// vedic_multiplier_32x32_pipelined
module vedic_multiplier_32x32_pipelined(
    input clk,
    input [31:0] a, b,
    output reg [63:0] result_32x32
);
Size in the first run: about 6800 cells after synthesis, about 130 I/O pins, about 62000 sq um of cells after synthesis.
clock: 7.27 ns
lec_check: 0
cap_margin: 40
core_margin: 2
core_utilization: 72
cts_cluster_size: 42
hold_slack_margin: 0.27
place_density_lb_addon: 0.01
setup_slack_margin: -0.68
slew_margin: 20
run.sh (not shown) runs the stock make flow with config.mk's settings and CLKGATE_MAP_FILE=.
The starting point completed, yet does not pass: negative setup slack.
Edit:
--- a/flow/config.mk
+++ b/flow/config.mk
@@ -8 +8 @@
-export CAP_MARGIN = 40
+export CAP_MARGIN = 15
@@ -10,5 +10,2 @@
-export CORE_UTILIZATION = 72
-export CTS_CLUSTER_SIZE = 42
-export HOLD_SLACK_MARGIN = 0.27
-export PLACE_DENSITY_LB_ADDON = 0.01
-export SETUP_SLACK_MARGIN = -0.68
+export CORE_UTILIZATION = 71
+export MAX_ROUTING_LAYER = met4
==> flow/constraint.sdc (replaced) <==
create_clock -name core_clock -period 9.63 [get_ports {clk}]
set_input_delay 1.9260 -clock core_clock [delete_from_list [all_inputs] [get_ports {clk}]]
set_output_delay 1.9260 -clock core_clock [all_outputs]
set_load 0.01 [all_outputs]
=>
- The changed run reached the layout checks and failed them: negative setup slack
- setup slack is better by 2.0 ns
- utilization decreases by 4.3 points
- clock skew decreases by 0.0054 ns
- wire length decreases by 16%
- sequential share of layout area increases by 0.39 points
- register-to-register slack is better by 2.4 ns
- non-clock buffer count decreases by 181
- worst hold slack is better by 0.012 ns
Edit:
--- a/flow/config.mk
+++ b/flow/config.mk
@@ -8 +8,2 @@
-export CAP_MARGIN = 15
+export ABC_AREA = 0
+export CAP_MARGIN = 10
@@ -10 +11,4 @@
-export CORE_UTILIZATION = 71
+export CORE_UTILIZATION = 30
+export GPL_ROUTABILITY_DRIVEN = 0
+export GPL_TIMING_DRIVEN = 0
+export HOLD_SLACK_MARGIN = 0.03
@@ -12,0 +17 @@
+export TNS_END_PERCENT = 25
==> flow/constraint.sdc (replaced) <==
create_clock -name core_clock -period 8.14 [get_ports {clk}]
set_input_delay 1.6280 -clock core_clock [delete_from_list [all_inputs] [get_ports {clk}]]
set_output_delay 1.6280 -clock core_clock [all_outputs]
set_load 0.01 [all_outputs]
The new run produced a layout that fails on negative setup slack. Critical path depth is lower by 1. Clock skew is lower by 0.0064 ns. Cell count is higher by 13%. Setup slack loses 0.90 ns. First-iteration DRC count is lower by 41%. Core utilization is lower by 52 points.
Edit:
--- a/flow/config.mk
+++ b/flow/config.mk
@@ -15 +14,0 @@
-export MAX_ROUTING_LAYER = met4
@@ -17 +15,0 @@
-export TNS_END_PERCENT = 25
- The new run completed, yet does not pass: negative setup slack
- clock-buffer cell count grows by 1
- via count is about the same
- global-route usage shrinks by 0.39 points
- die size stays the same
- worst setup slack loses 0.081 ns
- synthesized area stays the same
- non-clock buffer count grows by 21
- design area grows by 1.0%
- routed wire length grows by 0.45%
Edit:
--- a/flow/config.mk
+++ b/flow/config.mk
@@ -8,2 +8 @@
-export ABC_AREA = 0
-export CAP_MARGIN = 10
+export CAP_MARGIN = 20
@@ -11,4 +10,2 @@
-export CORE_UTILIZATION = 30
-export GPL_ROUTABILITY_DRIVEN = 0
-export GPL_TIMING_DRIVEN = 0
-export HOLD_SLACK_MARGIN = 0.03
+export CORE_UTILIZATION = 57
+export SETUP_SLACK_MARGIN = 1.63
==> flow/constraint.sdc (replaced) <==
create_clock -name core_clock -period 7.95 [get_ports {clk}]
set_input_delay 1.5900 -clock core_clock [delete_from_list [all_inputs] [get_ports {clk}]]
set_output_delay 1.5900 -clock core_clock [all_outputs]
set_load 0.01 [all_outputs]
=> The changed run completed and failed the layout checks on negative setup slack. First-iteration DRC count goes up by 0.45%. Worst setup slack gets better by 0.015 ns. Hold slack gets worse by 0.0032 ns. Final cell count goes down by 6.7%. Register-to-register slack gets worse by 0.17 ns. Cell area goes up by 6.4%.

---

== JK ==
vedic_multiplier_32x32_pipelined again, from the RTL that the note above started with.
make LEC_CHECK=0 ABC_AREA=1 CAP_MARGIN=20 CORE_MARGIN=2 CORE_UTILIZATION=34 GPL_ROUTABILITY_DRIVEN=0 GPL_TIMING_DRIVEN=0 HOLD_SLACK_MARGIN=0.03 SLEW_MARGIN=20 finish   # period 8.14 ns
Ran to the end and failed final checks on negative setup slack: JK.
#### Input delta (MS over JK)
# JK
export LEC_CHECK = 0
export ABC_AREA = 1
export CAP_MARGIN = 20
export CORE_MARGIN = 2
export CORE_UTILIZATION = 34
export GPL_ROUTABILITY_DRIVEN = 0
export GPL_TIMING_DRIVEN = 0
export HOLD_SLACK_MARGIN = 0.03
export SLEW_MARGIN = 20
create_clock -name core_clock -period 8.14 [get_ports {clk}]
# MS
export LEC_CHECK = 0
export CAP_MARGIN = 20
export CORE_MARGIN = 2
export CORE_UTILIZATION = 66
export MAX_ROUTING_LAYER = met4
export SLEW_MARGIN = 20
create_clock -name core_clock -period 9.63 [get_ports {clk}]
### Flow results
To summarise MS: no stage aborted, but the layout did not pass its checks, failing on negative setup slack. Taking JK as the reference, in MS chip area -100000 um2; average via count per standard cell went up; relative area change from synthesis to final layout went up by 1.6 points; final cell utilization of the core increased by 40 points relative to the old numbers. Source of the critical timing path = a[17]: MS; source of the critical timing path = a[0]: JK.
> inputs changed (MS -> AL)
# MS
export LEC_CHECK = 0
export CAP_MARGIN = 20
export CORE_MARGIN = 2
export CORE_UTILIZATION = 66
export MAX_ROUTING_LAYER = met4
export SLEW_MARGIN = 20
create_clock -name core_clock -period 9.63 [get_ports {clk}]
# AL
export LEC_CHECK = 0
export CAP_MARGIN = 20
export CORE_MARGIN = 2
export CORE_UTILIZATION = 60
export SLEW_MARGIN = 20
create_clock -name core_clock -period 11.2 [get_ports {clk}]
Diff MS -> AL: post-route cell area decreased about 6%, worst slew margin relative to its limit increased 6.6 points, detail-routed via count per cell shrank by 4.5%, highest cell delay on the worst timing path shows an increase of 0.06 ns.
Compared with MS, AL shows a lower number of ordinary and repair buffers in the finished layout.
AL: all stages complete, timing, DRC and antenna checks passed
diff inputs: AL => TR
# AL
export LEC_CHECK = 0
export CAP_MARGIN = 20
export CORE_MARGIN = 2
export CORE_UTILIZATION = 60
export SLEW_MARGIN = 20
create_clock -name core_clock -period 11.2 [get_ports {clk}]
# TR
export LEC_CHECK = 0
export CAP_MARGIN = 20
export CELL_PAD_IN_SITES_DETAIL_PLACEMENT = 0
export CORE_MARGIN = 2
export CORE_UTILIZATION = 60
export GPL_ROUTABILITY_DRIVEN = 1
export HOLD_SLACK_MARGIN = -0.08
export PLACE_DENSITY_LB_ADDON = 0.29
export SLEW_MARGIN = 20
create_clock -name core_clock -period 10.2 [get_ports {clk}]
[summary]
TR vs. AL: multi-input combinational area share went down 0.96 points; worst hold slack after final layout went up 0.0084 ns. TR: all stages done; final checks FAILED (negative setup slack). TR vs AL, end of the critical path: q1_reg[29] vs q2_reg[27].

---

vedic_multiplier_32x32_pipelined again, from the RTL that the note above started with.
Design vedic_multiplier_32x32_pipelined, start of the top module:
module vedic_multiplier_32x32_pipelined(
    input clk,
    input [31:0] a, b,
    output reg [63:0] result_32x32
);
export LEC_CHECK = 0
export CAP_MARGIN = 20
export CORE_MARGIN = 2
export CORE_UTILIZATION = 25
export SLEW_MARGIN = 20
create_clock -name core_clock -period 14.8 [get_ports {clk}]
Change:
--- a/flow/config.mk
+++ b/flow/config.mk
@@ -6,6 +6,9 @@
 export NUM_CORES = 4
 export LEC_CHECK = 0
-export CAP_MARGIN = 20
+export CAP_MARGIN = 15
 export CORE_MARGIN = 2
-export CORE_UTILIZATION = 25
+export CORE_UTILIZATION = 71
+export HOLD_SLACK_MARGIN = 0.29
+export MAX_ROUTING_LAYER = met4
+export SETUP_SLACK_MARGIN = -0.46
 export SLEW_MARGIN = 20
==> flow/constraint.sdc (replaced) <==
create_clock -name core_clock -period 9.63 [get_ports {clk}]
set_input_delay 1.9260 -clock core_clock [delete_from_list [all_inputs] [get_ports {clk}]]
set_output_delay 1.9260 -clock core_clock [all_outputs]
set_load 0.01 [all_outputs]
After rerunning: With this change the flow finished but failed the layout checks on setup timing. First-iteration DRC count rose by about 60%. Critical path depth rose by 1. Cell area rose by 6.8%. Routed wire length rose by about 10%. Worst setup slack degrades by 2.4 ns. Worst hold slack improves by 0.0034 ns. Via count rose by about 12%. Cell count fell by about 15%. Synthesized cell count stays the same.
Change:
--- a/flow/config.mk
+++ b/flow/config.mk
@@ -9,6 +9,5 @@
 export CORE_MARGIN = 2
 export CORE_UTILIZATION = 71
-export HOLD_SLACK_MARGIN = 0.29
+export CTS_CLUSTER_SIZE = 41
 export MAX_ROUTING_LAYER = met4
-export SETUP_SLACK_MARGIN = -0.46
 export SLEW_MARGIN = 20
==> flow/constraint.sdc (replaced) <==
create_clock -name core_clock -period 9.32 [get_ports {clk}]
set_input_delay 1.8640 -clock core_clock [delete_from_list [all_inputs] [get_ports {clk}]]
set_output_delay 1.8640 -clock core_clock [all_outputs]
set_load 0.01 [all_outputs]
After rerunning: The new run reached the layout checks and failed them: setup timing; count of clock-buffer cells in the layout drops by 1; synthesized cell count is unchanged; global-route usage climbs by 1.1 points.
Change:
--- a/flow/config.mk
+++ b/flow/config.mk
@@ -6,8 +6,9 @@
 export NUM_CORES = 4
 export LEC_CHECK = 0
-export CAP_MARGIN = 15
+export CAP_MARGIN = 20
 export CORE_MARGIN = 2
-export CORE_UTILIZATION = 71
-export CTS_CLUSTER_SIZE = 41
-export MAX_ROUTING_LAYER = met4
+export CORE_UTILIZATION = 72
+export CTS_CLUSTER_SIZE = 42
+export PLACE_DENSITY_LB_ADDON = 0.01
+export SETUP_SLACK_MARGIN = 1.01
 export SLEW_MARGIN = 20
The new run completed and failed the layout checks on setup timing.
Routed wire length is higher by about 14%.
First-iteration DRC count is higher by about 36%.
Flip-flop count is unchanged.
Change:
--- a/flow/config.mk
+++ b/flow/config.mk
@@ -8,7 +8,5 @@
 export CAP_MARGIN = 20
 export CORE_MARGIN = 2
-export CORE_UTILIZATION = 72
-export CTS_CLUSTER_SIZE = 42
-export PLACE_DENSITY_LB_ADDON = 0.01
-export SETUP_SLACK_MARGIN = 1.01
+export CORE_UTILIZATION = 71
+export SETUP_SLACK_MARGIN = -0.04
 export SLEW_MARGIN = 20
==> flow/constraint.sdc (replaced) <==
create_clock -name core_clock -period 9.57 [get_ports {clk}]
set_input_delay 1.9140 -clock core_clock [delete_from_list [all_inputs] [get_ports {clk}]]
set_output_delay 1.9140 -clock core_clock [all_outputs]
set_load 0.01 [all_outputs]
=>
- The changed run completed, yet does not pass: setup timing
- global-route usage came out lower by 4.0 points
- final area came out lower by 2.5%
- routed wire length came out lower by 17%
- synthesized cell count does not change
- via count came out lower by 8.3%
- cell count came out lower by 0.94%
- clock skew came out lower by 0.028 ns
- worst setup slack gains 0.62 ns

---

Setup of ember:
The RTL this note starts from:
==> flow/design.v <==
module half_adder(a, b, sum, carry);
	input a, b;
	output sum, carry;
	assign sum = a^b;
	assign carry = a&b;
endmodule
module add4b(a,b,sum);
	input [3:0] a,b;
	output [3:0] sum;
	wire [3:0] sum;
	assign sum = a + b;
endmodule
module add6b(a, b, sum);
	input [5:0] a,b;
	output [5:0] sum;
	wire [5:0] sum;
	assign sum = a + b;
endmodule
module add8b(a,b,sum);
	input [7:0] a,b;
	output [7:0] sum;
	wire [7:0] sum;
	assign sum = a + b;
endmodule
module add12b(a,b,sum);
	input [11:0] a,b;
	output [11:0] sum;
	wire [11:0] sum;
	assign sum = a + b;
endmodule
module add16b(a,b,sum);
	input [15:0] a,b;
	output [15:0] sum;
	wire [15:0] sum;
	assign sum = a + b;
endmodule
module add24b(a,b,sum);
	input [23:0] a,b;
	output [23:0] sum;
	wire [23:0] sum;
	assign sum = a + b;
endmodule
module add32b(a,b,sum);
	input [31:0] a,b;
	output [31:0] sum;
	wire [31:0] sum;
	assign sum = a + b;
endmodule
module add48b (
    input [47:0] a,
    input [47:0] b,
    output [47:0] sum
);
    assign sum = a + b;
endmodule
module vedic_multiplier_2x2(a, b, result_2x2);
	input[1:0] a, b;
	output[3:0] result_2x2;
	wire[3:0] temp;
	assign result_2x2[0] = a[0] & b[0];
	assign temp[0] = a[0] & b[1];
	assign temp[1] = a[1] & b[0];
	assign temp[2] = a[1] & b[1];
	half_adder h1(temp[0], temp[1], result_2x2[1], temp[3]);
	half_adder h2(temp[2], temp[3], result_2x2[2], result_2x2[3]);
endmodule
module vedic_multiplier_4x4(a, b, result_4x4);
	input[3:0] a, b;
	output[7:0] result_4x4;
	wire[3:0] q0, q1, q2, q3, w0, w1;
	wire[5:0] w2, w3, w4, w5, w6;
	vedic_multiplier_2x2 v2_0(a[1:0], b[1:0], q0[3:0]);
	vedic_multiplier_2x2 v2_1(a[1:0], b[3:2], q1[3:0]);
	vedic_multiplier_2x2 v2_2(a[3:2], b[1:0], q2[3:0]);
	vedic_multiplier_2x2 v2_3(a[3:2], b[3:2], q3[3:0]);
	assign w0[3:0] = {2'b0, q0[3:2]};
	add4b a4_0(w0[3:0], q1[3:0], w1[3:0]);
	assign w2 = {2'b0, q2[3:0]};
	assign w3 = {q3[3:0], 2'b0};
	add6b a6_0(w2, w3, w4);
	assign w5 = {2'b0, w1[3:0]};
	add6b a6_1(w4, w5, w6);
	assign result_4x4[7:2] = w6[5:0];
	assign result_4x4[1:0] = q0[1:0];
endmodule
module vedic_multiplier_8x8(a, b, result_8x8);
	input[7:0] a, b;
	output[15:0] result_8x8;
	wire[15:0] q0, q1, q2, q3;
	wire[7:0] w0, w1;
	wire[11:0] w2, w3, w4, w5, w6;
	vedic_multiplier_4x4 v4_0(a[3:0], b[3:0], q0[15:0]);
	vedic_multiplier_4x4 v4_1(a[3:0], b[7:4], q1[15:0]);
	vedic_multiplier_4x4 v4_2(a[7:4], b[3:0], q2[15:0]);
	vedic_multiplier_4x4 v4_3(a[7:4], b[7:4], q3[15:0]);
   assign w0[7:0] = {4'b0, q0[7:4]};
	add8b a8_0(w0, q1, w1);
	assign w2 = {4'b0, q2[7:0]};
	assign w3 = {q3[7:0], 4'b0};
	add12b a12_0(w2, w3, w4);
	assign w5 = {4'b0, w1[7:0]};
	add12b a12_1(w4, w5, w6);
	assign result_8x8[15:4] = w6[11:0];
	assign result_8x8[3:0] = q0[3:0];
endmodule
module vedic_multiplier_16x16(a, b, result_16x16);
	input[15:0] a, b;
	output[31:0] result_16x16;
	wire[15:0] q0, q1, q2, q3;
	wire[15:0] w0, w1;
	wire[23:0] w2, w3, w4, w5, w6;
	vedic_multiplier_8x8 v8_0(a[7:0], b[7:0], q0[15:0]);
	vedic_multiplier_8x8 v8_1(a[7:0], b[15:8], q1[15:0]);
	vedic_multiplier_8x8 v8_2(a[15:8], b[7:0], q2[15:0]);
	vedic_multiplier_8x8 v8_3(a[15:8], b[15:8], q3[15:0]);
   assign w0[15:0] = {8'b0, q0[15:8]};
	add16b a16_0(w0, q1, w1);
	assign w2 = {8'b0, q2[15:0]};
	assign w3 = {q3[15:0], 8'b0};
	add24b a24_0(w2, w3, w4);
	assign w5 = {8'b0, w1[15:0]};
	add24b a24_1(w4, w5, w6);
	assign result_16x16[31:8] = w6[23:0];
	assign result_16x16[7:0] = q0[7:0];
endmodule
module vedic_multiplier_32x32_pipelined(
    input clk,
    input [31:0] a, b,
    output reg [63:0] result_32x32
);
    wire [31:0] q0, q1, q2, q3;
    reg [31:0] q0_reg, q1_reg, q2_reg, q3_reg;
    reg [31:0] w1_reg;
    reg [47:0] w2, w3, w4_reg, w5_reg, w6_reg;
    reg [15:0] lo_d1, lo_d2, lo_d3;
    vedic_multiplier_16x16 v16_0(.a(a[15:0]), .b(b[15:0]), .result_16x16(q0));
    vedic_multiplier_16x16 v16_1(.a(a[15:0]), .b(b[31:16]), .result_16x16(q1));
    vedic_multiplier_16x16 v16_2(.a(a[31:16]), .b(b[15:0]), .result_16x16(q2));
    vedic_multiplier_16x16 v16_3(.a(a[31:16]), .b(b[31:16]), .result_16x16(q3));
    always @(posedge clk) begin
        q0_reg <= q0;
        q1_reg <= q1;
        q2_reg <= q2;
        q3_reg <= q3;
    end
    always @(posedge clk) begin
        w1_reg <= {16'b0, q0_reg[31:16]} + q1_reg;
    end
    always @(posedge clk) begin
        w2 <= {16'b0, q2_reg};
        w3 <= {q3_reg, 16'b0};
        w4_reg <= w2 + w3;
    end
    always @(posedge clk) begin
        w5_reg <= {16'b0, w1_reg};
        w6_reg <= w4_reg + w5_reg;
    end
    always @(posedge clk) begin
        lo_d1 <= q0_reg[15:0];
        lo_d2 <= lo_d1;
        lo_d3 <= lo_d2;
    end
	 always @(posedge clk) begin
	     result_32x32[63:16] <= w6_reg;
        result_32x32[15:0] <= lo_d3;
	 end 
endmodule
Settings: LEC_CHECK=0, CAP_MARGIN=15, CELL_PAD_IN_SITES_DETAIL_PLACEMENT=0, CORE_MARGIN=2, CORE_UTILIZATION=72, CTS_CLUSTER_SIZE=32, GPL_ROUTABILITY_DRIVEN=1, HOLD_SLACK_MARGIN=-0.08, PLACE_DENSITY=0.66, SETUP_SLACK_MARGIN=2.56, SLEW_MARGIN=20, TNS_END_PERCENT=5; clock period 8.94 ns.
The flow for ember finished, though final verification flagged negative setup slack.
Changes in juniper relative to ember:
# ember
export LEC_CHECK = 0
export CAP_MARGIN = 15
export CELL_PAD_IN_SITES_DETAIL_PLACEMENT = 0
export CORE_MARGIN = 2
export CORE_UTILIZATION = 72
export CTS_CLUSTER_SIZE = 32
export GPL_ROUTABILITY_DRIVEN = 1
export HOLD_SLACK_MARGIN = -0.08
export PLACE_DENSITY = 0.66
export SETUP_SLACK_MARGIN = 2.56
export SLEW_MARGIN = 20
export TNS_END_PERCENT = 5
create_clock -name core_clock -period 8.94 [get_ports {clk}]
# juniper
export LEC_CHECK = 0
export CAP_MARGIN = 15
export CELL_PAD_IN_SITES_DETAIL_PLACEMENT = 0
export CORE_MARGIN = 2
export CORE_UTILIZATION = 72
export CTS_CLUSTER_SIZE = 32
export GPL_ROUTABILITY_DRIVEN = 1
export HOLD_SLACK_MARGIN = -0.08
export PLACE_DENSITY = 0.66
export SETUP_SLACK_MARGIN = -0.59
export SLEW_MARGIN = 20
export TNS_END_PERCENT = 5
create_clock -name core_clock -period 6.24 [get_ports {clk}]
Completing all stages was not enough for juniper: its layout failed the final checks because of negative setup slack. In juniper the routed length on met3 turned out about 15% higher than in ember. Setup slack, juniper and ember: lower on juniper.
### juniper -> harbor
# juniper
export LEC_CHECK = 0
export CAP_MARGIN = 15
export CELL_PAD_IN_SITES_DETAIL_PLACEMENT = 0
export CORE_MARGIN = 2
export CORE_UTILIZATION = 72
export CTS_CLUSTER_SIZE = 32
export GPL_ROUTABILITY_DRIVEN = 1
export HOLD_SLACK_MARGIN = -0.08
export PLACE_DENSITY = 0.66
export SETUP_SLACK_MARGIN = -0.59
export SLEW_MARGIN = 20
export TNS_END_PERCENT = 5
create_clock -name core_clock -period 6.24 [get_ports {clk}]
# harbor
export LEC_CHECK = 0
export CAP_MARGIN = 15
export CORE_MARGIN = 2
export CORE_UTILIZATION = 71
export SETUP_SLACK_MARGIN = 1.53
export SLEW_MARGIN = 20
create_clock -name core_clock -period 6.24 [get_ports {clk}]
==> comparison <==
Ran to the end and failed final checks on antenna violations, negative setup slack: harbor. Compared with juniper, harbor ends up with a larger final cell area. When the final numbers for juniper and harbor were put side by side, the setup slack turned out to be greater in juniper. [compare] base=juniper new=harbor: via count of the first global-routing pass moved up.
